<file path="design/flow/config.mk">
export PLATFORM = sky130hd
export DESIGN_NAME = mips
export DESIGN_NICKNAME = mips
export VERILOG_FILES = /design/flow/design.v
export SDC_FILE = /design/flow/constraint.sdc
export NUM_CORES = 4
export LEC_CHECK = 0
export CAP_MARGIN = 20
export CORE_ASPECT_RATIO = 0.53
export CORE_MARGIN = 2
export CORE_UTILIZATION = 70
export PLACE_DENSITY = 0.66
export SLEW_MARGIN = 20
export TNS_END_PERCENT = 5
</file>
<file path="design/flow/constraint.sdc">
create_clock -name core_clock -period 10.3 [get_ports {clk}]
set_input_delay 2.0600 -clock core_clock [delete_from_list [all_inputs] [get_ports {clk}]]
set_output_delay 2.0600 -clock core_clock [all_outputs]
set_load 0.01 [all_outputs]
</file>
<file path="design/flow/design.v">
module maindec(
	input	[ 5:0]	op,
	output			memtoreg, memwrite, branch, alusrc, regdst, regwrite, jump,
	output	[ 1:0]	aluop,
	output			mulORreg, pcORreg, hilo, dstOR31, jr, wehi, welo,
	input [5:0] funct);
	reg 	[ 15:0]	controls;
	assign {regwrite, regdst, alusrc, branch, memwrite, memtoreg, jump, aluop, 
				mulORreg, pcORreg, hilo, dstOR31, jr, wehi, welo} = controls;
	always @(*)
		case(op)
			6'b000000: begin
						  case(funct)
								6'b011001: controls <= 16'b0000000000000011;  
								6'b010010: controls <= 16'b1100000001010000;  
								6'b010000: controls <= 16'b1100000001000000;  
								6'b001000: controls <= 16'b0000000000000100;  
								default:	controls <=   16'b1100000100000000;    
						  endcase
						  end
			6'b100011: controls <= 16'b1010010000000000;  
			6'b101011: controls <= 16'b0010100000000000;  
			6'b000100: controls <= 16'b0001000010000000;  
			6'b001000: controls <= 16'b1010000000000000;  
			6'b000010: controls <= 16'b0000001000000000;  
			6'b000011: controls <= 16'b1000001000101000;  
			default:   controls <= 16'bxxxxxxxxxxxxxxxx;  
		endcase
endmodule
module aludec(
	input		[5:0]	funct,
	input		[1:0]	aluop,
	output reg	[2:0]	alucontrol );
	always @(*)
		case(aluop)
			2'b00: alucontrol <= 3'b010;   
			2'b01: alucontrol <= 3'b110;   
			default: case(funct)           
				6'b100000: alucontrol <= 3'b010;  
				6'b100010: alucontrol <= 3'b110;  
				6'b100100: alucontrol <= 3'b000;  
				6'b100101: alucontrol <= 3'b001;  
				6'b101010: alucontrol <= 3'b111;  
				default:   alucontrol <= 3'bxxx;  
			endcase
		endcase
endmodule
module alu(
	input		[31:0]	a, b, 
	input		[ 2:0]	alucont, 
	output reg	[31:0]	result,
	output			zero );
	wire	[31:0]	b2, sum, slt;
	assign b2 = alucont[2] ? ~b:b; 
	assign sum = a + b2 + alucont[2];
	assign slt = sum[31];
	always@(*)
		case(alucont[1:0])
			2'b00: result <= a & b;
			2'b01: result <= a | b;
			2'b10: result <= sum;
			2'b11: result <= slt;
		endcase
	assign zero = (result == 32'b0);
endmodule
module multiplier(
   input [31:0] a, b,
	output [63:0] c);
	assign c = a * b;
endmodule
module adder(
	input	[31:0]	a, b,
	output	[31:0]	y );
	assign y = a + b;
endmodule
module sl2(
	input	[31:0]	a,
	output	[31:0]	y );
	assign y = {a[29:0], 2'b00};
endmodule
module signext(
	input	[15:0]	a,
	output	[31:0]	y );
	assign y = {{16{a[15]}}, a};
endmodule
module Dreg(
   input clk, reset, we,
	input [31:0] d,
	output reg [31:0] q
);
	always@(posedge clk, posedge reset)
		if(reset) q <= 32'b0;
		else 
				if(we) q <= d;
				else q <= q;
endmodule
module flopr #(parameter WIDTH = 8) (
	input					clk, reset,
	input		[WIDTH-1:0]	d, 
	output reg	[WIDTH-1:0]	q);
	always @(posedge clk, posedge reset)
		if (reset) q <= 0;
		else       q <= d;
endmodule
module mux2 #(parameter WIDTH = 8) (
	input	[WIDTH-1:0]	d0, d1, 
	input				s, 
	output	[WIDTH-1:0]	y );
	assign y = s ? d1 : d0; 
endmodule
module regfile(	
	input			clk, 
	input			we3, 
	input 	[ 4:0]	ra1, ra2, wa3, 
	input	[31:0] 	wd3, 
	output 	[31:0] 	rd1, rd2,
	input	[ 4:0] 	ra4,
	output 	[31:0] 	rd4);
	reg		[31:0]	rf[31:0];
    always @(posedge clk)
        if (we3)
			if (~ wa3[4])
				rf[{0,wa3[3:0]}] <= wd3;
			else
				rf[{1,wa3[3:0]}] <= wd3;
	assign rd1 = (ra1 != 0) ? rf[ra1[4:0]] : 0;
	assign rd2 = (ra2 != 0) ? rf[ra2[4:0]] : 0;
	assign rd4 = (ra4 != 0) ? rf[ra4[4:0]] : 0;
endmodule
module controller(
	input	[5:0]	op, funct,
	input			zero,
	output			memtoreg, memwrite, pcsrc, alusrc, regdst, regwrite, jump,
	output	[2:0]	alucontrol,
	output			mulORreg, pcORreg, hilo, dstOR31, jr, wehi, welo);
	wire	[1:0]	aluop;
	wire			branch;
	maindec	md(op, memtoreg, memwrite, branch, alusrc, regdst, regwrite, jump, aluop,
					mulORreg, pcORreg, hilo, dstOR31, jr, wehi, welo, funct);
	aludec	ad(funct, aluop, alucontrol);
	assign pcsrc = branch & zero;
endmodule
module datapath(
	input			clk, reset, memtoreg, pcsrc, alusrc, regdst, regwrite, jump,
	input	[2:0]	alucontrol,
	output			zero,
	output	[31:0]	pc,
	input	[31:0]	instr,
	output	[31:0]	aluout, writedata,
	input	[31:0]	readdata,
	input	[ 4:0]	dispSel,
	output	[31:0]	dispDat,
	input mulORreg, pcORreg, hilo, dstOR31, jr, wehi, welo);
	wire [4:0]  writereg, writereg_result;
	wire [31:0] pcnext, pcnextbr, pcplus4, pcbranch, signimm, signimmsh, srca, srcb, memtoreg_result;
	wire[63:0] product;
	wire [31:0] outHi, outLo, outHiLo, mulORreg_result, pcORreg_result, jrmux_result;
	flopr #(32) pcreg(clk, reset, jrmux_result, pc);
	adder       pcadd1(pc, 32'b100, pcplus4);
	sl2         immsh(signimm, signimmsh);
	adder       pcadd2(pcplus4, signimmsh, pcbranch);
	mux2 #(32)  pcbrmux(pcplus4, pcbranch, pcsrc, pcnextbr);
	mux2 #(32)  pcmux(pcnextbr, {pcplus4[31:28], instr[25:0], 2'b00}, jump, pcnext);
	mux2 #(32)  JRmux(pcnext, srca, jr, jrmux_result);
	regfile		rf(clk, regwrite, instr[25:21], instr[20:16], writereg, pcORreg_result, srca, writedata, dispSel, dispDat);
	mux2 #(5)	wrmux(instr[20:16], instr[15:11], regdst, writereg_result);
	mux2 #(5)	dst31Mux(writereg_result, 5'd31, dstOR31, writereg);
	mux2 #(32)	resmux(aluout, readdata, memtoreg, memtoreg_result);
	mux2 #(32) mulregMux(memtoreg_result, outHiLo, mulORreg, mulORreg_result);
	mux2 #(32) PCregMux(mulORreg_result, pcplus4, pcORreg, pcORreg_result);
	signext		se(instr[15:0], signimm);
	mux2 #(32)	srcbmux(writedata, signimm, alusrc, srcb);
	alu			alu(srca, srcb, alucontrol, aluout, zero);
	multiplier mul(srca, srcb, product);
	Dreg dhi(clk, reset, wehi, product[63:32], outHi);
	Dreg dlo(clk, reset, welo, product[31:0], outLo);
	mux2 #(32) HiLomux(outHi, outLo, hilo, outHiLo);
endmodule
module mips(
	input        	clk, reset,
	output	[31:0]	pc,
	input 	[31:0]	instr,
	output			memwrite,
	output	[31:0]	aluout, writedata,
	input 	[31:0]	readdata,
	input	[ 4:0]	dispSel,
	output	[31:0]	dispDat );
	wire 			memtoreg, pcsrc, zero, alusrc, regdst, regwrite, jump;
	wire	[2:0] 	alucontrol;
	wire			mulORreg, pcORreg, hilo, dstOR31, jr, wehi, welo;
	controller c(instr[31:26], instr[5:0], zero,
				memtoreg, memwrite, pcsrc,
				alusrc, regdst, regwrite, jump,
				alucontrol,
				mulORreg, pcORreg, hilo, dstOR31, jr, wehi, welo);
	datapath dp(clk, reset, memtoreg, pcsrc,
				alusrc, regdst, regwrite, jump,
				alucontrol, zero, pc, instr, aluout, 
				writedata, readdata, dispSel, dispDat,
				mulORreg, pcORreg, hilo, dstOR31, jr, wehi, welo);
endmodule
</file>
<file path="design/flow/run.sh">
#!/bin/bash
# the make line also repeats each setting of config.mk as NAME=value (left out here)
make -C /OpenROAD-flow-scripts/flow DESIGN_CONFIG=/design/flow/config.mk WORK_HOME=/design/flow/orfs CLKGATE_MAP_FILE= finish
</file>
==> results of run 1 <==
-- timing repair --
item | in CTS
resized | 210
endpoints found under the setup margin | 73
pin swaps | 43
cloned | 13
hold endpoints to repair | 0
setup buffers | 38
-- metrics by stage --
step | util | cell area (um^2) | cells | hold slack, ns | setup WS, ns
CTS | 0.8447 | 116900 | 10930 | 0.4822 | -0.8169
detailed placement | 0.8089 | 111900 | 10700 | 0.4671 | -2.507
global placement | 0.8087 | 111900 | 10700 | 0.4623 | -2.255
floorplan | - | 99100 | 7931 | 0.4444 | -0.7457
-- layer usage --
| layer | overflow | GRT usage |
|---|---|---|
| met1 | 423 | 0.9298 |
| met2 | 1786 | 0.9939 |
| met3 | 467 | 0.8748 |
| met4 | 795 | 0.8162 |
| met5 | 58 | 0.7413 |
==> results.json, run 1 <==
{
  "synthAoiAreaFrac": 0.05110,
  "dieWidth_um": 518.6,
  "ys_sh_mux": 0.2202,
  "synth.cell_area_um2": 98230,
  "die-area_um2": 143500,
  "syn_avg_cell_area_um2": 12.39,
  "netlist.area_leader.share": 0.3130,
  "edf_count": 1024,
  "gp_congestion": 1.150,
  "simple_gate_share": 0.08588,
  "clock-sinks": 1120,
  "io_buffers": 199,
  "synth-async-reset-ratio": 0.08571,
  "adder_share": 0.2269,
  "syn_inst": 7931,
  "dp_hpwl_um": 367900,
  "core-area_um2": 138400,
  "yosys_most_used_dff": "edfxtp_1",
  "common_cells": "inv_1, edfxtp_1, fa_1, mux4_2, nor2_1",
  "status": "did not finish",
  "largest_area_cell": "edfxtp_1",
  "synth_nets": 9225,
  "ctsHoldBuffers": 0,
  "ys_types": 94,
  "cts_htree_levels": 3,
  "io_pins": 200,
  "yosysCellCount": 7931,
  "grt_overflow": 3529,
  "fp-utilization": 0.7100,
  "area_leaders": "edfxtp_1, mux4_2, fa_1",
  "ys_top_logic_family": "adder cells",
  "yosys.stat.seqShare": 0.3375,
  "yosysWarnings": 6,
  "stop_error": "[ERROR GRT-0116] Global routing finished with congestion. Check the congestion regions in the DRC Viewer.",
  "yosys.area_share.xor_xnor": 0.01453,
  "yosys-stat-area_um2": 98230,
  "die_y_um": 276.7,
  "grt_usage": 0.9151,
  "lastStage": "global routing",
  "cts-root-buf": "clkbuf_16",
  "yosysMostFrequentCell": "inv_1",
  "cts_buffers": 98,
  "clockBufferDepth": 3,
  "synth_flop_count": 1120,
  "row_count": 99
}
==> inputs of run 2 (changes only) <==
ABC_AREA = 0   (was not set)
CELL_PAD_IN_SITES_GLOBAL_PLACEMENT = 1   (was not set)
CORE_ASPECT_RATIO = 1.51   (was 0.53)
CORE_UTILIZATION = 63   (was 70)
GPL_ROUTABILITY_DRIVEN = 1   (was not set)
MIN_ROUTING_LAYER = met1   (was not set)
PLACE_DENSITY = 0.67   (was 0.66)
SETUP_SLACK_MARGIN = 1.26   (was not set)
TNS_END_PERCENT = not set   (was 5)
clock period = 10.8 ns   (was 10.3 ns; I/O delays follow)
==> results.json, run 2 <==
{
  "io_pins": 200,
  "syn_avg_cell_area_um2": 12.39,
  "io_buffers": 199,
  "area_leaders": "edfxtp_1, mux4_2, fa_1",
  "ys_top_logic_family": "adder cells",
  "cts-root-buf": "clkbuf_16",
  "die_y_um": 489.2,
  "yosys.stat.seqShare": 0.3375,
  "lastStage": "global routing",
  "yosys_most_used_dff": "edfxtp_1",
  "simple_gate_share": 0.08588,
  "status": "did not finish",
  "common_cells": "inv_1, edfxtp_1, fa_1, mux4_2, nor2_1",
  "synthAoiAreaFrac": 0.05110,
  "yosys-stat-area_um2": 98230,
  "synth_nets": 9225,
  "fp-utilization": 0.6328,
  "row_count": 178,
  "cts_htree_levels": 3,
  "yosysWarnings": 6,
  "ys_sh_mux": 0.2202,
  "edf_count": 1024,
  "netlist.area_leader.share": 0.3130,
  "ys_types": 94,
  "core-area_um2": 155200,
  "cts_buffers": 102,
  "largest_area_cell": "edfxtp_1",
  "yosys.area_share.xor_xnor": 0.01453,
  "synth-async-reset-ratio": 0.08571,
  "yosysMostFrequentCell": "inv_1",
  "adder_share": 0.2269,
  "yosysCellCount": 7931,
  "place_inst": 10760,
  "clock-sinks": 1120,
  "dieWidth_um": 325.3,
  "synth_flop_count": 1120,
  "gp_congestion": 1.129,
  "syn_inst": 7931,
  "synth.cell_area_um2": 98230,
  "clockBufferDepth": 3,
  "dp_hpwl_um": 310000,
  "die-area_um2": 159200
}
run 2: per-stage QoR:
stage	cell area [um^2]	setup WS, ns	hold WS, ns	setup TNS, ns
CTS	117800	-0.1640	0.4819	-0.9602
detailed placement	111500	-1.716	0.4667	-40.08
global placement	111500	-1.618	0.4570	-35.90
floorplan	99390	-0.3140	0.4444	-2.467
run 2: what timing repair did:
action / in CTS
pin swaps: 99
hold buffers: 0
endpoints found under the setup margin: 80
resized: 357
setup buffers: 117
gates cloned: 11
==> inputs of run 3 (changes only) <==
ABC_AREA = not set   (was 0)
CELL_PAD_IN_SITES_GLOBAL_PLACEMENT = not set   (was 1)
CORE_ASPECT_RATIO = not set   (was 1.51)
CORE_UTILIZATION = 66   (was 63)
GPL_ROUTABILITY_DRIVEN = not set   (was 1)
MIN_ROUTING_LAYER = not set   (was met1)
PLACE_DENSITY = not set   (was 0.67)
PLACE_DENSITY_LB_ADDON = 0.02   (was not set)
SETUP_SLACK_MARGIN = 2.63   (was 1.26)
TNS_END_PERCENT = 5   (was not set)
clock period = 10.3 ns   (was 10.8 ns; I/O delays follow)
==> results.json, run 3 <==
{
  "yosys-stat-area_um2": 98230,
  "synth-async-reset-ratio": 0.08571,
  "io_buffers": 199,
  "place_inst": 10670,
  "synthAoiAreaFrac": 0.05110,
  "largest_area_cell": "edfxtp_1",
  "postPlaceCellArea_um2": 111600,
  "cts_buffers": 117,
  "syn_avg_cell_area_um2": 12.39,
  "yosysMostFrequentCell": "inv_1",
  "synth_nets": 9225,
  "row_count": 141,
  "simple_gate_share": 0.08588,
  "die_y_um": 389.8,
  "netlist.area_leader.share": 0.3130,
  "common_cells": "inv_1, edfxtp_1, fa_1, mux4_2, nor2_1",
  "cts_htree_levels": 3,
  "io_pins": 200,
  "ys_sh_mux": 0.2202,
  "edf_count": 1024,
  "yosys.area_share.xor_xnor": 0.01453,
  "yosys.stat.seqShare": 0.3375,
  "clock-sinks": 1120,
  "status": "did not finish",
  "core-area_um2": 147800,
  "synth.cell_area_um2": 98230,
  "cts-root-buf": "clkbuf_16",
  "adder_share": 0.2269,
  "yosys_most_used_dff": "edfxtp_1",
  "ys_top_logic_family": "adder cells",
  "syn_inst": 7931,
  "fp-utilization": 0.6644,
  "yosysCellCount": 7931,
  "lastStage": "global routing",
  "clockBufferDepth": 3,
  "ys_types": 94,
  "yosysWarnings": 6,
  "gp_congestion": 1.099,
  "synth_flop_count": 1120,
  "dieWidth_um": 389.8,
  "die-area_um2": 151900,
  "area_leaders": "edfxtp_1, mux4_2, fa_1",
  "dp_hpwl_um": 286900
}
run 3: timing repair:
action                     CTS
pin swaps                  109
cloned                      17
gates resized              381
hold buffers                 0
buffers inserted            98
setup endpoints to repair  897
run 3: stage by stage:
step / hold slack [ns] / TNS [ns] / worst slack, ns
after floorplan: 0.4444 / -10.07 / -0.7140
after global placement: 0.4604 / -43.00 / -1.492
after detailed placement: 0.4670 / -49.95 / -1.629
after CTS: 0.4808 / -4.208 / -0.3961
==> inputs of run 4 (changes only) <==
CORE_UTILIZATION = 72   (was 66)
CTS_CLUSTER_SIZE = 47   (was not set)
PLACE_DENSITY = 0.67   (was not set)
PLACE_DENSITY_LB_ADDON = not set   (was 0.02)
SETUP_SLACK_MARGIN = -0.48   (was 2.63)
TNS_END_PERCENT = not set   (was 5)
clock period = 6.4 ns   (was 10.3 ns; I/O delays follow)
==> results.json, run 4 <==
{
  "status": "did not finish",
  "lastStage": "clock tree synthesis",
  "stop_error": "[ERROR DPL-0033] detailed placement checks failed during check placement.",
  "yosys.stat.seqShare": 0.3375,
  "syn_inst": 7931,
  "synth_flop_count": 1120,
  "area_leaders": "edfxtp_1, mux4_2, fa_1",
  "fp-utilization": 0.7251,
  "yosys_most_used_dff": "edfxtp_1",
  "core-area_um2": 135500,
  "die-area_um2": 139400,
  "dp_hpwl_um": 341300,
  "yosys.area_share.xor_xnor": 0.01453,
  "row_count": 135,
  "synth_nets": 9225,
  "synthAoiAreaFrac": 0.05110,
  "ys_types": 94,
  "gp_congestion": 1.101,
  "synth-async-reset-ratio": 0.08571,
  "dieWidth_um": 373.4,
  "io_pins": 200,
  "netlist.area_leader.share": 0.3130,
  "io_buffers": 199,
  "yosysWarnings": 6,
  "ys_top_logic_family": "adder cells",
  "ys_sh_mux": 0.2202,
  "syn_avg_cell_area_um2": 12.39,
  "adder_share": 0.2269,
  "yosysMostFrequentCell": "inv_1",
  "synth.cell_area_um2": 98230,
  "largest_area_cell": "edfxtp_1",
  "common_cells": "inv_1, edfxtp_1, fa_1, mux4_2, nor2_1",
  "yosysCellCount": 7931,
  "die_y_um": 373.4,
  "simple_gate_share": 0.08588,
  "yosys-stat-area_um2": 98230,
  "edf_count": 1024
}
run 4: through the flow:
step | util | cells | worst slack (ns) | setup TNS, ns | area, um^2
after floorplan | - | 7931 | -3.834 | -371.65 | 99810
after global placement | 0.8576 | 11000 | -4.709 | -1485.39 | 116200
after detailed placement | 0.8576 | 11000 | -4.977 | -1763.83 | 116200
==> inputs of run 5 (changes only) <==
CTS_CLUSTER_DIAMETER = 91   (was not set)
CTS_CLUSTER_SIZE = not set   (was 47)
MAX_ROUTING_LAYER = met4   (was not set)
PLACE_DENSITY = not set   (was 0.67)
PLACE_DENSITY_LB_ADDON = 0.21   (was not set)
SETUP_SLACK_MARGIN = 1.32   (was -0.48)
clock period = 12.0 ns   (was 6.4 ns; I/O delays follow)
==> results.json, run 5 <==
{
  "yosys.stat.seqShare": 0.3375,
  "grt_overflow": 5217,
  "clockBufferDepth": 3,
  "status": "did not finish",
  "cts_buffers": 117,
  "fp-utilization": 0.7251,
  "yosys_most_used_dff": "edfxtp_1",
  "die-area_um2": 139400,
  "dpl_worst_slack_ns": -0.3643,
  "yosysWarnings": 6,
  "common_cells": "inv_1, edfxtp_1, fa_1, mux4_2, nor2_1",
  "edf_count": 1024,
  "yosysCellCount": 7931,
  "synth-async-reset-ratio": 0.08571,
  "postPlaceCellArea_um2": 107400,
  "ys_types": 94,
  "cts-root-buf": "clkbuf_16",
  "io_pins": 200,
  "clock-sinks": 1120,
  "die_y_um": 373.4,
  "synthAoiAreaFrac": 0.05110,
  "dp_hpwl_um": 309100,
  "row_count": 135,
  "grt_usage": 0.9580,
  "syn_avg_cell_area_um2": 12.39,
  "ys_sh_mux": 0.2202,
  "core-area_um2": 135500,
  "stop_error": "[ERROR GRT-0116] Global routing finished with congestion. Check the congestion regions in the DRC Viewer.",
  "syn_inst": 7931,
  "synth.cell_area_um2": 98230,
  "io_buffers": 199,
  "cts_htree_levels": 3,
  "largest_area_cell": "edfxtp_1",
  "ys_top_logic_family": "adder cells",
  "synth_flop_count": 1120,
  "yosys-stat-area_um2": 98230,
  "lastStage": "global routing",
  "simple_gate_share": 0.08588,
  "yosys.area_share.xor_xnor": 0.01453,
  "area_leaders": "edfxtp_1, mux4_2, fa_1",
  "netlist.area_leader.share": 0.3130,
  "synth_nets": 9225,
  "gp_congestion": 1.074,
  "adder_share": 0.2269,
  "place_inst": 10070,
  "yosysMostFrequentCell": "inv_1",
  "dieWidth_um": 373.4
}
==> run 5: what timing repair did <==
action | CTS
buffers inserted | 140
gates resized | 365
setup endpoints to repair | 62
pin swaps | 121
gates cloned | 24
hold buffers | 0
==> run 5: per-stage QoR <==
stage                     hold slack [ns]
after floorplan                    0.4444
after CTS                          0.4792
after global placement             0.4553
after detailed placement           0.4652
==> run 5: per-layer routing <==
layer,GRT overflow,track usage
met2,2283,1.047
met5,-,-
met1,1008,0.9457
met4,936,0.9250
met3,990,0.8779
==> inputs of run 6 (changes only) <==
CORE_UTILIZATION = 68   (was 72)
CTS_CLUSTER_DIAMETER = not set   (was 91)
MAX_ROUTING_LAYER = not set   (was met4)
PLACE_DENSITY = 0.66   (was not set)
PLACE_DENSITY_LB_ADDON = not set   (was 0.21)
SETUP_SLACK_MARGIN = not set   (was 1.32)
TNS_END_PERCENT = 90   (was not set)
clock period = 9.73 ns   (was 12.0 ns; I/O delays follow)
==> results.json, run 6 <==
{
  "status": "did not finish",
  "lastStage": "global routing",
  "stop_error": "[ERROR GRT-0232] Routing congestion too high. Check the congestion heatmap in the GUI.",
  "gp_congestion": 1.085,
  "io_buffers": 199,
  "dp_hpwl_um": 290400,
  "postPlaceCellArea_um2": 111600,
  "die-area_um2": 147500,
  "common_cells": "inv_1, edfxtp_1, fa_1, mux4_2, nor2_1",
  "yosysWarnings": 6,
  "netlist.area_leader.share": 0.3130,
  "grt_overflow": 17,
  "synth-async-reset-ratio": 0.08571,
  "synth.cell_area_um2": 98230,
  "edf_count": 1024,
  "ys_types": 94,
  "synthAoiAreaFrac": 0.05110,
  "syn_avg_cell_area_um2": 12.39,
  "dieWidth_um": 384.1,
  "cts_htree_levels": 3,
  "synth_nets": 9225,
  "synth_flop_count": 1120,
  "yosys.area_share.xor_xnor": 0.01453,
  "io_pins": 200,
  "simple_gate_share": 0.08588,
  "die_y_um": 384.1,
  "grt_usage": 0.7611,
  "row_count": 139,
  "cts_buffers": 116,
  "area_leaders": "edfxtp_1, mux4_2, fa_1",
  "adder_share": 0.2269,
  "fp-utilization": 0.6846,
  "ys_sh_mux": 0.2202,
  "clockBufferDepth": 3,
  "syn_inst": 7931,
  "ys_top_logic_family": "adder cells",
  "largest_area_cell": "edfxtp_1",
  "cts-root-buf": "clkbuf_16",
  "yosys.stat.seqShare": 0.3375,
  "yosysCellCount": 7931,
  "yosys_most_used_dff": "edfxtp_1",
  "clock-sinks": 1120,
  "core-area_um2": 143500,
  "yosys-stat-area_um2": 98230,
  "yosysMostFrequentCell": "inv_1"
}
run 6: stage by stage:
stage	util	setup slack, ns	setup TNS [ns]	instances
global placement	0.7775	-2.019	-66.13	10680
detailed placement	0.7780	-2.277	-77.09	10680
floorplan	-	-1.170	-25.19	7931
CTS	0.8242	-0.8703	-15.45	11010
run 6: what timing repair did:
action | 4_1_cts
gates resized | 298
hold buffers | 0
gates cloned | 22
pin swaps | 111
setup buffers | 96
setup endpoints to repair | 60
run 6: routing by layer:
metal  overflow  global-route usage
met3          2              0.6537
met2          9              0.8944
met5          0              0.4422
met1          1              0.7703
met4          5              0.6981
==> inputs of run 7 (changes only) <==
ABC_AREA = 0   (was not set)
CAP_MARGIN = 15   (was 20)
CELL_PAD_IN_SITES_DETAIL_PLACEMENT = 1   (was not set)
CELL_PAD_IN_SITES_GLOBAL_PLACEMENT = 2   (was not set)
CORE_ASPECT_RATIO = 0.79   (was not set)
CORE_MARGIN = 6   (was 2)
CORE_UTILIZATION = 57   (was 68)
CTS_CLUSTER_DIAMETER = 307   (was not set)
CTS_CLUSTER_SIZE = 84   (was not set)
GPL_ROUTABILITY_DRIVEN = 1   (was not set)
GPL_TIMING_DRIVEN = 1   (was not set)
HOLD_SLACK_MARGIN = 0.27   (was not set)
MIN_ROUTING_LAYER = met2   (was not set)
PLACE_DENSITY = 0.36   (was 0.66)
SETUP_SLACK_MARGIN = 3.08   (was not set)
TNS_END_PERCENT = not set   (was 90)
clock period = 11.9 ns   (was 9.73 ns; I/O delays follow)
==> results.json, run 7 <==
{
  "yosys-stat-area_um2": 98230,
  "lastStage": "global routing",
  "yosysCellCount": 7931,
  "stop_error": "[ERROR GRT-0116] Global routing finished with congestion. Check the congestion regions in the DRC Viewer.",
  "largest_area_cell": "edfxtp_1",
  "clock-sinks": 1120,
  "yosys.stat.seqShare": 0.3375,
  "ctsHoldBuffers": 0,
  "die_y_um": 381.0,
  "grt_overflow": 987,
  "yosys_most_used_dff": "edfxtp_1",
  "ys_top_logic_family": "adder cells",
  "synthAoiAreaFrac": 0.05110,
  "status": "did not finish",
  "edf_count": 1024,
  "yosysWarnings": 6,
  "grt_usage": 0.8707,
  "adder_share": 0.2269,
  "dieWidth_um": 479.1,
  "syn_avg_cell_area_um2": 12.39,
  "yosys.area_share.xor_xnor": 0.01453,
  "cts_htree_levels": 1,
  "place_inst": 10640,
  "postPlaceCellArea_um2": 109100,
  "row_count": 134,
  "cts_buffers": 17,
  "cts-root-buf": "clkbuf_16",
  "common_cells": "inv_1, edfxtp_1, fa_1, mux4_2, nor2_1",
  "simple_gate_share": 0.08588,
  "core-area_um2": 170000,
  "synth_flop_count": 1120,
  "syn_inst": 7931,
  "gp_congestion": 1.171,
  "yosysMostFrequentCell": "inv_1",
  "fp-utilization": 0.5778,
  "io_pins": 200,
  "synth.cell_area_um2": 98230,
  "netlist.area_leader.share": 0.3130,
  "clockBufferDepth": 3,
  "dpl_worst_slack_ns": -0.4328,
  "die-area_um2": 182500,
  "io_buffers": 199,
  "synth-async-reset-ratio": 0.08571,
  "ys_types": 94,
  "synth_nets": 9225,
  "ys_sh_mux": 0.2202,
  "area_leaders": "edfxtp_1, mux4_2, fa_1",
  "dp_hpwl_um": 327000
}
==> run 7: repair_timing <==
item,CTS
setup buffers,173
resized,457
pin swaps,168
setup endpoints to repair,243
cloned,17
==> run 7: layer usage <==
metal	track usage	overflow
met3	0.9535	587
met4	0.7280	163
met5	0.8272	115
met2	0.8812	122
met1	-	-
==> inputs of run 8 (changes only) <==
ABC_AREA = not set   (was 0)
CAP_MARGIN = 35   (was 15)
CELL_PAD_IN_SITES_DETAIL_PLACEMENT = 2   (was 1)
CORE_ASPECT_RATIO = not set   (was 0.79)
CORE_MARGIN = 2   (was 6)
CORE_UTILIZATION = 20   (was 57)
CTS_CLUSTER_DIAMETER = not set   (was 307)
CTS_CLUSTER_SIZE = not set   (was 84)
GPL_ROUTABILITY_DRIVEN = not set   (was 1)
GPL_TIMING_DRIVEN = not set   (was 1)
HOLD_SLACK_MARGIN = not set   (was 0.27)
PLACE_DENSITY = not set   (was 0.36)
SETUP_SLACK_MARGIN = not set   (was 3.08)
TNS_END_PERCENT = 55   (was not set)
clock period = 12.0 ns   (was 11.9 ns; I/O delays follow)
==> results.json, run 8 <==
{
  "io_pins": 200,
  "yosys_most_used_dff": "edfxtp_1",
  "largest_area_cell": "edfxtp_1",
  "hold-path-cell-count": 2,
  "vias": 102000,
  "dieWidth_um": 704.8,
  "grt_usage": 0.3116,
  "regToRegSetupSlack_ns": 1.74,
  "worst_hold_startpoint": "dp.dhi.q[14]",
  "hold_viol_final": 0,
  "synthAoiAreaFrac": 0.05110,
  "dp_hpwl_um": 393500,
  "nFillCells": 52950,
  "setup_viol": 0,
  "antenna_found_initial": 4,
  "yosysWarnings": 6,
  "hold_path_class": "flip-flop to flip-flop",
  "r2r_cells": 33,
  "drt_iter0_markers": 18320,
  "edf_count": 1024,
  "startpoint_type": "input pin",
  "netlist.area_leader.share": 0.3130,
  "cts-root-buf": "clkbuf_16",
  "ys_sh_mux": 0.2202,
  "grt_pass1_wl_um": 719200,
  "cts_htree_levels": 4,
  "synth_flop_count": 1120,
  "crit_top_cell": "buf_4",
  "max_slew.worst_pin.slew_ns": 1.216,
  "layout_setup_ws_ns": 0.1429,
  "die_y_um": 704.8,
  "logic_area_um2": 59800,
  "yosys.area_share.xor_xnor": 0.01453,
  "ys_top_logic_family": "adder cells",
  "rsz0062_at_grt": "true",
  "cts_buffers": 140,
  "crit_fanout": 13,
  "clk_pin_slew_ns": 0.05,
  "core-area_um2": 489400,
  "fin_crit_sh": 0.9881,
  "slowest_stage": "clkdlybuf4s50_1",
  "wl_um": 529900,
  "drc": 0,
  "ctsHoldBuffers": 0,
  "die-area_um2": 496800,
  "slew_headroom": 0.1894,
  "grt_pass1_vias": 123400,
  "first_pass_iters": 10,
  "viasPerCell": 6.526,
  "syn_inst": 7931,
  "row_count": 257,
  "cp.arrival_ns": 9.46,
  "avgRoutedWirePerCell_um": 33.90,
  "layout.nets": 10240,
  "ys_types": 94,
  "grt_overflow": 0,
  "status": "timing/DRC/antenna clean",
  "r2r_end": "dp.dhi.q[16]",
  "crit_end": "aluout[29]",
  "drv_cap": 0,
  "grt_max_degree": 136,
  "hold_path_end": "dp.dhi.q[14]",
  "yosys-stat-area_um2": 98230,
  "cp.buffers_inverters": 9,
  "io_buffers": 199,
  "post-route-min-period_ns": 11.86,
  "syn_avg_cell_area_um2": 12.39,
  "fp-utilization": 0.2007,
  "finalMaxSlewViolations": 0,
  "ant_nets": 0,
  "timing.fmax_mhz": 84.34,
  "cts_tree": "done",
  "gp_congestion": 1.031,
  "area_leaders": "edfxtp_1, mux4_2, fa_1",
  "warnings": 34,
  "synth.cell_area_um2": 98230,
  "synth-async-reset-ratio": 0.08571,
  "critical_path_required_ns": 9.60,
  "common_cells": "inv_1, edfxtp_1, fa_1, mux4_2, nor2_1",
  "syn_to_final_growth_pct": 25.86,
  "yosysMostFrequentCell": "inv_1",
  "criticalPathCategory": "input pin to output port",
  "tns_ns": 0,
  "register_area_um2": 33150,
  "reg2reg_from": "dp.rf.rf[31][14]",
  "endpoint_kind": "output port",
  "clock-sinks": 1120,
  "path_delay_family": "buffers and inverters",
  "clockBufferDepth": 4,
  "skew_ns": 0.1453,
  "simple_gate_share": 0.08588,
  "crit_cells": 25,
  "yosysCellCount": 7931,
  "synth_nets": 9225,
  "insertion_delay_ns": 0.97,
  "dpl_worst_slack_ns": -1.266,
  "adder_share": 0.2269,
  "crit_start": "instr[16]",
  "yosys.stat.seqShare": 0.3375,
  "max_stage_delay_ns": 0.55
}
run 8: area by class of cell:
cell class	instances	share of cell area
multi-input cells	5227	0.4837
clock buffers	163	0.02929
diodes	103	0.002085
well taps	6475	0.06553
repair buffers	1408	0.1118
clock inverters	88	0.007570
inverters	1050	0.03193
flip-flops and latches	1120	0.2682
run 8: metal layers:
| layer | up-vias | global-route usage | part of all wire |
|---|---|---|---|
| met2 | 34440 | 0.3504 | 0.47 |
| met5 | - | 0.2412 | 0.024 |
| met4 | 281 | 0.08608 | 0.092 |
| li1 | 30190 | - | - |
| met3 | 3907 | 0.4069 | 0.42 |
| met1 | 33210 | - | 0 |
run 8: what timing repair did:
action	CTS	global route
gates cloned	0	2
buffers inserted	2	25
pin swaps	0	9
endpoints found under the setup margin	14	20
gates resized	9	71
run 8: through the flow:
| stage | hold WS [ns] | util | instances | instance area, um^2 |
|---|---|---|---|---|
| floorplan | 0.4444 | - | 7931 | 98340 |
| global placement | 0.4625 | 0.2397 | 15200 | 117300 |
| detailed placement | 0.4699 | 0.2410 | 15240 | 118000 |
| CTS | 0.4823 | 0.2505 | 15490 | 122600 |
| global route | 0.5133 | 0.2521 | 15540 | 123400 |
| finish | 0.4835 | 0.2526 | 15630 | 123600 |
==> inputs of run 9 (changes only) <==
CAP_MARGIN = 20   (was 35)
CELL_PAD_IN_SITES_DETAIL_PLACEMENT = not set   (was 2)
CELL_PAD_IN_SITES_GLOBAL_PLACEMENT = not set   (was 2)
CORE_UTILIZATION = 68   (was 20)
CTS_CLUSTER_SIZE = 41   (was not set)
MIN_ROUTING_LAYER = not set   (was met2)
SETUP_SLACK_MARGIN = -0.6   (was not set)
TNS_END_PERCENT = not set   (was 55)
clock period = 8.84 ns   (was 12.0 ns; I/O delays follow)
==> results.json, run 9 <==
{
  "netlist.area_leader.share": 0.3130,
  "adder_share": 0.2269,
  "synthAoiAreaFrac": 0.05110,
  "synth_nets": 9225,
  "synth-async-reset-ratio": 0.08571,
  "yosysWarnings": 6,
  "core-area_um2": 143500,
  "die-area_um2": 147500,
  "ys_sh_mux": 0.2202,
  "io_buffers": 199,
  "yosys.area_share.xor_xnor": 0.01453,
  "syn_avg_cell_area_um2": 12.39,
  "yosys_most_used_dff": "edfxtp_1",
  "die_y_um": 384.1,
  "clockBufferDepth": 3,
  "fp-utilization": 0.6846,
  "row_count": 139,
  "ys_types": 94,
  "area_leaders": "edfxtp_1, mux4_2, fa_1",
  "grt_usage": 0.7681,
  "cts-root-buf": "clkbuf_16",
  "ctsHoldBuffers": 0,
  "edf_count": 1024,
  "synth.cell_area_um2": 98230,
  "yosysCellCount": 7931,
  "cts_htree_levels": 3,
  "dieWidth_um": 384.1,
  "gp_congestion": 1.100,
  "stop_error": "[ERROR GRT-0232] Routing congestion too high. Check the congestion heatmap in the GUI.",
  "status": "did not finish",
  "yosys.stat.seqShare": 0.3375,
  "dp_hpwl_um": 297800,
  "clock-sinks": 1120,
  "synth_flop_count": 1120,
  "yosys-stat-area_um2": 98230,
  "ys_top_logic_family": "adder cells",
  "cts_buffers": 117,
  "grt_overflow": 67,
  "lastStage": "global routing",
  "syn_inst": 7931,
  "simple_gate_share": 0.08588,
  "io_pins": 200,
  "largest_area_cell": "edfxtp_1",
  "yosysMostFrequentCell": "inv_1",
  "common_cells": "inv_1, edfxtp_1, fa_1, mux4_2, nor2_1"
}
-- run 9: through the flow --
| stage | setup slack (ns) | cells | instance area [um^2] |
|---|---|---|---|
| 2_1_floorplan | -1.882 | 7931 | 99390 |
| 3_3_place_gp | -2.992 | 11000 | 114500 |
| 3_5_place_dp | -3.184 | 11000 | 114500 |
| 4_1_cts | -1.569 | 11270 | 120300 |
-- run 9: layer usage --
layer  overflow  global-route usage
met5          0              0.4269
met3          1              0.6614
met1          2              0.7772
met4         33              0.7051
met2         31              0.9034
-- run 9: timing repair --
item,4_1_cts
buffers inserted,58
pin swaps,70
endpoints found under the hold margin,0
gates resized,205
gates cloned,8
setup endpoints to repair,66
==> inputs of run 10 (changes only) <==
CORE_ASPECT_RATIO = 0.5   (was not set)
CORE_UTILIZATION = 72   (was 68)
CTS_CLUSTER_DIAMETER = 400   (was not set)
CTS_CLUSTER_SIZE = 94   (was 41)
PLACE_DENSITY = 0.39   (was not set)
SETUP_SLACK_MARGIN = -0.39   (was -0.6)
clock period = 10.1 ns   (was 8.84 ns; I/O delays follow)
==> results.json, run 10 <==
{
  "status": "did not finish",
  "lastStage": "clock tree synthesis",
  "stop_error": "[ERROR DPL-0033] detailed placement checks failed during check placement.",
  "netlist.area_leader.share": 0.3130,
  "simple_gate_share": 0.08588,
  "yosysWarnings": 6,
  "synthAoiAreaFrac": 0.05110,
  "dp_hpwl_um": 322100,
  "edf_count": 1024,
  "common_cells": "inv_1, edfxtp_1, fa_1, mux4_2, nor2_1",
  "postPlaceCellArea_um2": 111700,
  "yosys.area_share.xor_xnor": 0.01453,
  "synth.cell_area_um2": 98230,
  "synth_flop_count": 1120,
  "core-area_um2": 134800,
  "ys_types": 94,
  "area_leaders": "edfxtp_1, mux4_2, fa_1",
  "dieWidth_um": 526.4,
  "syn_avg_cell_area_um2": 12.39,
  "ys_top_logic_family": "adder cells",
  "io_buffers": 199,
  "yosysCellCount": 7931,
  "dpl_worst_slack_ns": -2.078,
  "syn_inst": 7931,
  "place_inst": 10560,
  "ys_sh_mux": 0.2202,
  "largest_area_cell": "edfxtp_1",
  "yosys.stat.seqShare": 0.3375,
  "yosys_most_used_dff": "edfxtp_1",
  "yosysMostFrequentCell": "inv_1",
  "io_pins": 200,
  "fp-utilization": 0.7288,
  "yosys-stat-area_um2": 98230,
  "row_count": 95,
  "adder_share": 0.2269,
  "synth_nets": 9225,
  "die-area_um2": 139600,
  "synth-async-reset-ratio": 0.08571,
  "gp_congestion": 1.146,
  "die_y_um": 265.2
}
==> inputs of run 11 (changes only) <==
CORE_ASPECT_RATIO = 0.91   (was 0.5)
CORE_UTILIZATION = 29   (was 72)
CTS_CLUSTER_DIAMETER = not set   (was 400)
CTS_CLUSTER_SIZE = not set   (was 94)
PLACE_DENSITY = not set   (was 0.39)
PLACE_DENSITY_LB_ADDON = 0.22   (was not set)
SETUP_SLACK_MARGIN = not set   (was -0.39)
clock period = 7.1 ns   (was 10.1 ns; I/O delays follow)
==> results.json, run 11 <==
{
  "final-instance-count-excl-fill": 14190,
  "yosysCellCount": 7931,
  "grt_overflow": 0,
  "ys_types": 94,
  "vias": 77730,
  "cts-root-buf": "clkbuf_16",
  "io_buffers": 199,
  "cts_buffers": 142,
  "die-area_um2": 343400,
  "clockBufferDepth": 4,
  "grt_pass1_vias": 80160,
  "fin_area_um2": 129700,
  "status": "finished with violations",
  "regToRegSetupSlack_ns": -2.41,
  "cts_htree_levels": 4,
  "path_delay_family": "adder cells",
  "tns_ns": -170.76,
  "drc": 0,
  "rsz0062_at_grt": "true",
  "grt_usage": 0.2651,
  "die_y_um": 559.2,
  "crit_fanout": 9,
  "synth-async-reset-ratio": 0.08571,
  "busiest_layer": "met2",
  "r2r_end": "dp.dhi.q[17]",
  "skew_ns": 0.08670,
  "crit_top_cell": "fa_1",
  "yosys-stat-area_um2": 98230,
  "grtUsageMet1": 0.3596,
  "yosysMostFrequentCell": "inv_1",
  "synth_nets": 9225,
  "timing.hold.ws_ns": 0.4765,
  "startpoint_type": "input pin",
  "io_pins": 200,
  "dieWidth_um": 614.1,
  "endpoint_kind": "flip-flop",
  "adder_share": 0.2269,
  "yosys.area_share.xor_xnor": 0.01453,
  "hold_path_class": "flip-flop to flip-flop",
  "yosysWarnings": 6,
  "max_slew.worst_pin.slew_ns": 1.253,
  "simple_gate_share": 0.08588,
  "syn_inst": 7931,
  "area_leaders": "edfxtp_1, mux4_2, fa_1",
  "largest_area_cell": "edfxtp_1",
  "ant_nets": 0,
  "viasPerCell": 5.478,
  "cts_tree": "done",
  "crit_end": "dp.dhi.q[17]",
  "drv_cap": 0,
  "grt_pass1_wl_um": 641400,
  "crit_cells": 38,
  "drt_iter0_markers": 9118,
  "timing.fmax_mhz": 99.25,
  "antenna_found_initial": 19,
  "dpl_worst_slack_ns": -4.431,
  "edf_count": 1024,
  "row_count": 203,
  "setup_viol": 214,
  "critical_path_required_ns": 7.75,
  "syn_to_final_growth_pct": 31.99,
  "cp.buffers_inverters": 10,
  "netlist.area_leader.share": 0.3130,
  "met3_usage": 0.05027,
  "slowest_stage": "mux4_2",
  "place_inst": 13770,
  "worst_hold_startpoint": "dp.dhi.q[10]",
  "wl_um": 462100,
  "max_stage_delay_ns": 0.60,
  "avgRoutedWirePerCell_um": 32.57,
  "synth_flop_count": 1120,
  "post-route-min-period_ns": 10.08,
  "insertion_delay_ns": 0.86,
  "slew_headroom": 0.1632,
  "clk_pin_slew_ns": 0.05,
  "ys_top_logic_family": "adder cells",
  "hold_path_end": "dp.dhi.q[10]",
  "criticalPathCategory": "input pin to flip-flop",
  "postPlaceCellArea_um2": 120600,
  "fp-utilization": 0.2919,
  "finalMaxSlewViolations": 0,
  "yosys_most_used_dff": "edfxtp_1",
  "clock-sinks": 1120,
  "layout.nets": 10850,
  "final_core_util": 0.3853,
  "ys_sh_mux": 0.2202,
  "cp.arrival_ns": 10.72,
  "common_cells": "inv_1, edfxtp_1, fa_1, mux4_2, nor2_1",
  "syn_avg_cell_area_um2": 12.39,
  "hold-path-cell-count": 2,
  "synthAoiAreaFrac": 0.05110,
  "dp_hpwl_um": 351600,
  "yosys.stat.seqShare": 0.3375,
  "gp_congestion": 0.9987,
  "first_pass_iters": 5,
  "reg2reg_from": "dp.rf.rf[5][7]",
  "hold_viol_final": 0,
  "checkFailReasons": "setup timing",
  "crit_start": "instr[16]",
  "met2_usage": 0.4030,
  "synth.cell_area_um2": 98230,
  "warnings": 31,
  "grt_max_degree": 95,
  "layout_setup_ws_ns": -2.976,
  "r2r_cells": 36,
  "core-area_um2": 336500,
  "fin_crit_sh": 1.419
}
## run 11: area by class of cell
cell class	instances	area, um^2
flip-flops and latches	1120	33150
diodes	11	27.53
well taps	4510	5643
multi-input cells	5227	61980
repair buffers	2019	20180
clock inverters	82	852.1
inverters	1050	3974
fillers	32200	206900
clock buffers	171	3851
## run 11: repair_timing
item,CTS,global route
endpoints found under the setup margin,611,406
gates cloned,15,5
endpoints found under the hold margin,0,0
hold buffers,0,0
buffers inserted,102,51
pin swaps,204,169
resized,468,224
## run 11: layer usage
layer  routed length [um]  vias up
li1                     -    31500
met1               188300    41200
met2               202900     4247
met3                41200      778
met4                29590        8
met5                  163        -
==> inputs of run 12 (changes only) <==
CAP_MARGIN = 0   (was 20)
CORE_ASPECT_RATIO = 0.94   (was 0.91)
CORE_UTILIZATION = 72   (was 29)
CTS_CLUSTER_DIAMETER = 262   (was not set)
CTS_CLUSTER_SIZE = 58   (was not set)
MAX_ROUTING_LAYER = met4   (was not set)
PLACE_DENSITY_LB_ADDON = 0.01   (was 0.22)
SETUP_SLACK_MARGIN = 2.82   (was not set)
clock period = 9.77 ns   (was 7.1 ns; I/O delays follow)
==> results.json, run 12 <==
{
  "cts_htree_levels": 1,
  "simple_gate_share": 0.08588,
  "edf_count": 1024,
  "ys_sh_mux": 0.2202,
  "dieWidth_um": 385.0,
  "ys_types": 94,
  "ys_top_logic_family": "adder cells",
  "yosysCellCount": 7931,
  "io_pins": 200,
  "die-area_um2": 139400,
  "syn_inst": 7931,
  "yosys_most_used_dff": "edfxtp_1",
  "cts_buffers": 23,
  "grt_usage": 0.8960,
  "common_cells": "inv_1, edfxtp_1, fa_1, mux4_2, nor2_1",
  "synth-async-reset-ratio": 0.08571,
  "stop_error": "[ERROR GRT-0116] Global routing finished with congestion. Check the congestion regions in the DRC Viewer.",
  "clock-sinks": 1120,
  "synth_nets": 9225,
  "yosys-stat-area_um2": 98230,
  "synthAoiAreaFrac": 0.05110,
  "synth.cell_area_um2": 98230,
  "yosysMostFrequentCell": "inv_1",
  "cts-root-buf": "clkbuf_16",
  "core-area_um2": 135600,
  "yosys.area_share.xor_xnor": 0.01453,
  "clockBufferDepth": 3,
  "fp-utilization": 0.7247,
  "syn_avg_cell_area_um2": 12.39,
  "area_leaders": "edfxtp_1, mux4_2, fa_1",
  "postPlaceCellArea_um2": 112100,
  "adder_share": 0.2269,
  "gp_congestion": 1.132,
  "largest_area_cell": "edfxtp_1",
  "yosysWarnings": 6,
  "yosys.stat.seqShare": 0.3375,
  "grt_overflow": 1292,
  "synth_flop_count": 1120,
  "row_count": 131,
  "dp_hpwl_um": 329600,
  "status": "did not finish",
  "lastStage": "global routing",
  "netlist.area_leader.share": 0.3130,
  "die_y_um": 362.1,
  "io_buffers": 199
}
## run 12: repair_timing
item / CTS
endpoints found under the setup margin: 1117
setup buffers: 91
gates resized: 408
cloned: 19
pin swaps: 140
hold buffers: 0
## run 12: metal layers
metal	overflow	global-route usage
met3	292	0.8097
met2	480	0.9747
met5	-	-
met4	345	0.8745
met1	175	0.8924
## run 12: metrics by stage
stage / setup slack [ns] / util / hold slack (ns) / instances
CTS: -0.7786 / 0.8528 / 0.5110 / 10790
detailed placement: -2.182 / 0.8270 / 0.4663 / 10640
global placement: -1.919 / 0.8265 / 0.4585 / 10640
floorplan: -1.138 / - / 0.4444 / 7931
==> inputs of run 13 (changes only) <==
CORE_ASPECT_RATIO = not set   (was 0.94)
CTS_CLUSTER_DIAMETER = 367   (was 262)
CTS_CLUSTER_SIZE = 47   (was 58)
MAX_ROUTING_LAYER = not set   (was met4)
PLACE_DENSITY_LB_ADDON = 0.0   (was 0.01)
SETUP_SLACK_MARGIN = 1.86   (was 2.82)
TNS_END_PERCENT = 5   (was not set)
clock period = 6.4 ns   (was 9.77 ns; I/O delays follow)
==> results.json, run 13 <==
{
  "status": "did not finish",
  "lastStage": "clock tree synthesis",
  "stop_error": "[ERROR DPL-0033] detailed placement checks failed during check placement.",
  "postPlaceCellArea_um2": 115500,
  "common_cells": "inv_1, edfxtp_1, fa_1, mux4_2, nor2_1",
  "yosysMostFrequentCell": "inv_1",
  "io_pins": 200,
  "yosysWarnings": 6,
  "synth_flop_count": 1120,
  "yosys.stat.seqShare": 0.3375,
  "gp_congestion": 1.068,
  "io_buffers": 199,
  "synthAoiAreaFrac": 0.05110,
  "dieWidth_um": 373.4,
  "yosysCellCount": 7931,
  "row_count": 135,
  "largest_area_cell": "edfxtp_1",
  "adder_share": 0.2269,
  "syn_inst": 7931,
  "dp_hpwl_um": 338400,
  "core-area_um2": 135500,
  "ys_top_logic_family": "adder cells",
  "synth.cell_area_um2": 98230,
  "die-area_um2": 139400,
  "area_leaders": "edfxtp_1, mux4_2, fa_1",
  "synth-async-reset-ratio": 0.08571,
  "yosys.area_share.xor_xnor": 0.01453,
  "synth_nets": 9225,
  "netlist.area_leader.share": 0.3130,
  "place_inst": 10960,
  "yosys_most_used_dff": "edfxtp_1",
  "ys_types": 94,
  "die_y_um": 373.4,
  "fp-utilization": 0.7251,
  "edf_count": 1024,
  "ys_sh_mux": 0.2202,
  "yosys-stat-area_um2": 98230,
  "syn_avg_cell_area_um2": 12.39,
  "simple_gate_share": 0.08588
}
run 13: through the flow:
stage | utilization | setup slack (ns)
global placement | 0.8527 | -4.439
detailed placement | 0.8528 | -4.854
floorplan | - | -3.834
==> inputs of run 14 (changes only) <==
CAP_MARGIN = 20   (was 0)
CORE_UTILIZATION = 67   (was 72)
CTS_CLUSTER_DIAMETER = not set   (was 367)
CTS_CLUSTER_SIZE = not set   (was 47)
MAX_ROUTING_LAYER = met4   (was not set)
PLACE_DENSITY_LB_ADDON = not set   (was 0.0)
SETUP_SLACK_MARGIN = not set   (was 1.86)
TNS_END_PERCENT = not set   (was 5)
clock period = 10.1 ns   (was 6.4 ns; I/O delays follow)
==> results.json, run 14 <==
{
  "postPlaceCellArea_um2": 112600,
  "yosys_most_used_dff": "edfxtp_1",
  "stop_error": "[ERROR GRT-0116] Global routing finished with congestion. Check the congestion regions in the DRC Viewer.",
  "syn_inst": 7931,
  "ctsHoldBuffers": 0,
  "row_count": 140,
  "dp_hpwl_um": 317700,
  "cts_buffers": 116,
  "synth-async-reset-ratio": 0.08571,
  "largest_area_cell": "edfxtp_1",
  "cts_htree_levels": 3,
  "yosys.stat.seqShare": 0.3375,
  "io_buffers": 199,
  "syn_avg_cell_area_um2": 12.39,
  "dieWidth_um": 386.9,
  "clock-sinks": 1120,
  "yosysMostFrequentCell": "inv_1",
  "die-area_um2": 149700,
  "gp_congestion": 1.079,
  "grt_usage": 0.8428,
  "synthAoiAreaFrac": 0.05110,
  "lastStage": "global routing",
  "synth_nets": 9225,
  "yosysWarnings": 6,
  "adder_share": 0.2269,
  "synth.cell_area_um2": 98230,
  "yosysCellCount": 7931,
  "ys_sh_mux": 0.2202,
  "status": "did not finish",
  "yosys.area_share.xor_xnor": 0.01453,
  "ys_types": 94,
  "clockBufferDepth": 3,
  "fp-utilization": 0.6748,
  "ys_top_logic_family": "adder cells",
  "core-area_um2": 145600,
  "common_cells": "inv_1, edfxtp_1, fa_1, mux4_2, nor2_1",
  "io_pins": 200,
  "area_leaders": "edfxtp_1, mux4_2, fa_1",
  "grt_overflow": 424,
  "cts-root-buf": "clkbuf_16",
  "die_y_um": 386.9,
  "netlist.area_leader.share": 0.3130,
  "synth_flop_count": 1120,
  "simple_gate_share": 0.08588,
  "yosys-stat-area_um2": 98230,
  "edf_count": 1024
}
## run 14: what timing repair did
action	4_1_cts
pin swaps	99
gates cloned	5
gates resized	239
setup endpoints to repair	60
setup buffers	54
## run 14: metrics by stage
stage | instances | worst slack (ns)
floorplan | 7931 | -0.8743
global placement | 10760 | -2.245
detailed placement | 10760 | -2.438
CTS | 11030 | -0.7395
## run 14: metal layers
layer,GRT overflow,track usage
met4,128,0.7708
met2,140,0.9443
met1,73,0.8452
met5,-,-
met3,83,0.7493
==> inputs of run 15 (changes only) <==
CORE_UTILIZATION = 59   (was 67)
CTS_CLUSTER_SIZE = 99   (was not set)
MAX_ROUTING_LAYER = not set   (was met4)
clock period = 7.99 ns   (was 10.1 ns; I/O delays follow)
==> results.json, run 15 <==
{
  "yosys-stat-area_um2": 98230,
  "crit_cells": 40,
  "slew_headroom": 0.2294,
  "ys_top_logic_family": "adder cells",
  "crit_end": "dp.dhi.q[31]",
  "cts-root-buf": "clkbuf_16",
  "drt_iter0_markers": 11500,
  "clock-sinks": 1120,
  "grt_pass1_wl_um": 575000,
  "place_inst": 11350,
  "hold_path_class": "flip-flop to flip-flop",
  "simple_gate_share": 0.08588,
  "max_stage_delay_ns": 0.62,
  "r2r_cells": 35,
  "yosysMostFrequentCell": "inv_1",
  "area_leaders": "edfxtp_1, mux4_2, fa_1",
  "cts_tree": "done",
  "r2r_end": "dp.dhi.q[26]",
  "syn_inst": 7931,
  "worst_hold_startpoint": "dp.dhi.q[12]",
  "final_core_util": 0.7502,
  "ctsHoldBuffers": 0,
  "timing.fmax_mhz": 96.25,
  "vias": 79890,
  "die_y_um": 412.0,
  "tns_ns": -102.70,
  "yosysWarnings": 6,
  "cp.buffers_inverters": 15,
  "status": "finished with violations",
  "syn_avg_cell_area_um2": 12.39,
  "syn_to_final_growth_pct": 26.15,
  "largest_area_cell": "edfxtp_1",
  "cts_htree_levels": 3,
  "synth.cell_area_um2": 98230,
  "reg2reg_from": "dp.rf.rf[11][21]",
  "finalMaxSlewViolations": 0,
  "ant_nets": 0,
  "final-instance-count-excl-fill": 11750,
  "rsz0062_at_grt": "true",
  "hold_viol_final": 0,
  "hold-path-cell-count": 2,
  "clockBufferDepth": 3,
  "layout_setup_ws_ns": -2.400,
  "yosys.area_share.xor_xnor": 0.01453,
  "endpoint_kind": "flip-flop",
  "yosys_most_used_dff": "edfxtp_1",
  "synthAoiAreaFrac": 0.05110,
  "yosysCellCount": 7931,
  "criticalPathCategory": "input pin to flip-flop",
  "crit_top_cell": "fa_1",
  "layout.nets": 10740,
  "postPlaceCellArea_um2": 115700,
  "synth-async-reset-ratio": 0.08571,
  "antenna_found_initial": 23,
  "critical_path_required_ns": 8.63,
  "fp-utilization": 0.5947,
  "common_cells": "inv_1, edfxtp_1, fa_1, mux4_2, nor2_1",
  "dp_hpwl_um": 290000,
  "die-area_um2": 169800,
  "row_count": 149,
  "yosys.stat.seqShare": 0.3375,
  "grt_usage": 0.4842,
  "first_pass_iters": 6,
  "synth_flop_count": 1120,
  "clk_pin_slew_ns": 0.06,
  "ys_types": 94,
  "io_buffers": 199,
  "avgRoutedWirePerCell_um": 34.94,
  "ys_sh_mux": 0.2202,
  "wl_um": 410300,
  "max_slew.worst_pin.slew_ns": 1.156,
  "post-route-min-period_ns": 10.39,
  "viasPerCell": 6.802,
  "edf_count": 1024,
  "netlist.area_leader.share": 0.3130,
  "core-area_um2": 165200,
  "dieWidth_um": 412.0,
  "dpl_worst_slack_ns": -3.556,
  "synth_nets": 9225,
  "checkFailReasons": "setup timing",
  "startpoint_type": "input pin",
  "hold_path_end": "dp.dhi.q[12]",
  "path_delay_family": "adder cells",
  "regToRegSetupSlack_ns": -1.58,
  "drv_cap": 0,
  "crit_fanout": 9,
  "grt_overflow": 0,
  "cp.arrival_ns": 11.03,
  "gp_congestion": 1.067,
  "grt_max_degree": 122,
  "timing.hold.ws_ns": 0.4769,
  "slowest_stage": "fa_1",
  "warnings": 36,
  "cts_buffers": 118,
  "io_pins": 200,
  "adder_share": 0.2269,
  "drc": 0,
  "fin_crit_sh": 1.300,
  "setup_viol": 80,
  "insertion_delay_ns": 0.85,
  "grt_pass1_vias": 81570,
  "skew_ns": 0.08210,
  "crit_start": "instr[16]",
  "fin_area_um2": 123900
}
-- run 15: per-layer routing --
layer / global-route usage / vias up / routed length, um
li1: - / 31220 / -
met1: 0.5907 / 39870 / 129300
met2: 0.7110 / 6823 / 177100
met3: 0.1608 / 1954 / 61580
met4: 0.3833 / 22 / 42220
met5: 0 / - / 164
-- run 15: what timing repair did --
action                                  CTS  global route
setup buffers                           101            52
pin swaps                               112           117
hold endpoints to repair                  0             0
cloned                                   10             8
endpoints found under the setup margin  103            88
resized                                 335           180
-- run 15: layout make-up --
class                   count  area (um^2)
diodes                      9        22.52
clock buffers             135         3048
clock inverters            87         1132
fillers                 10650        41260
inverters                1050         3965
multi-input cells        5228        61260
flip-flops and latches   1120        33150
well taps                2189         2739
repair buffers           1927        18610
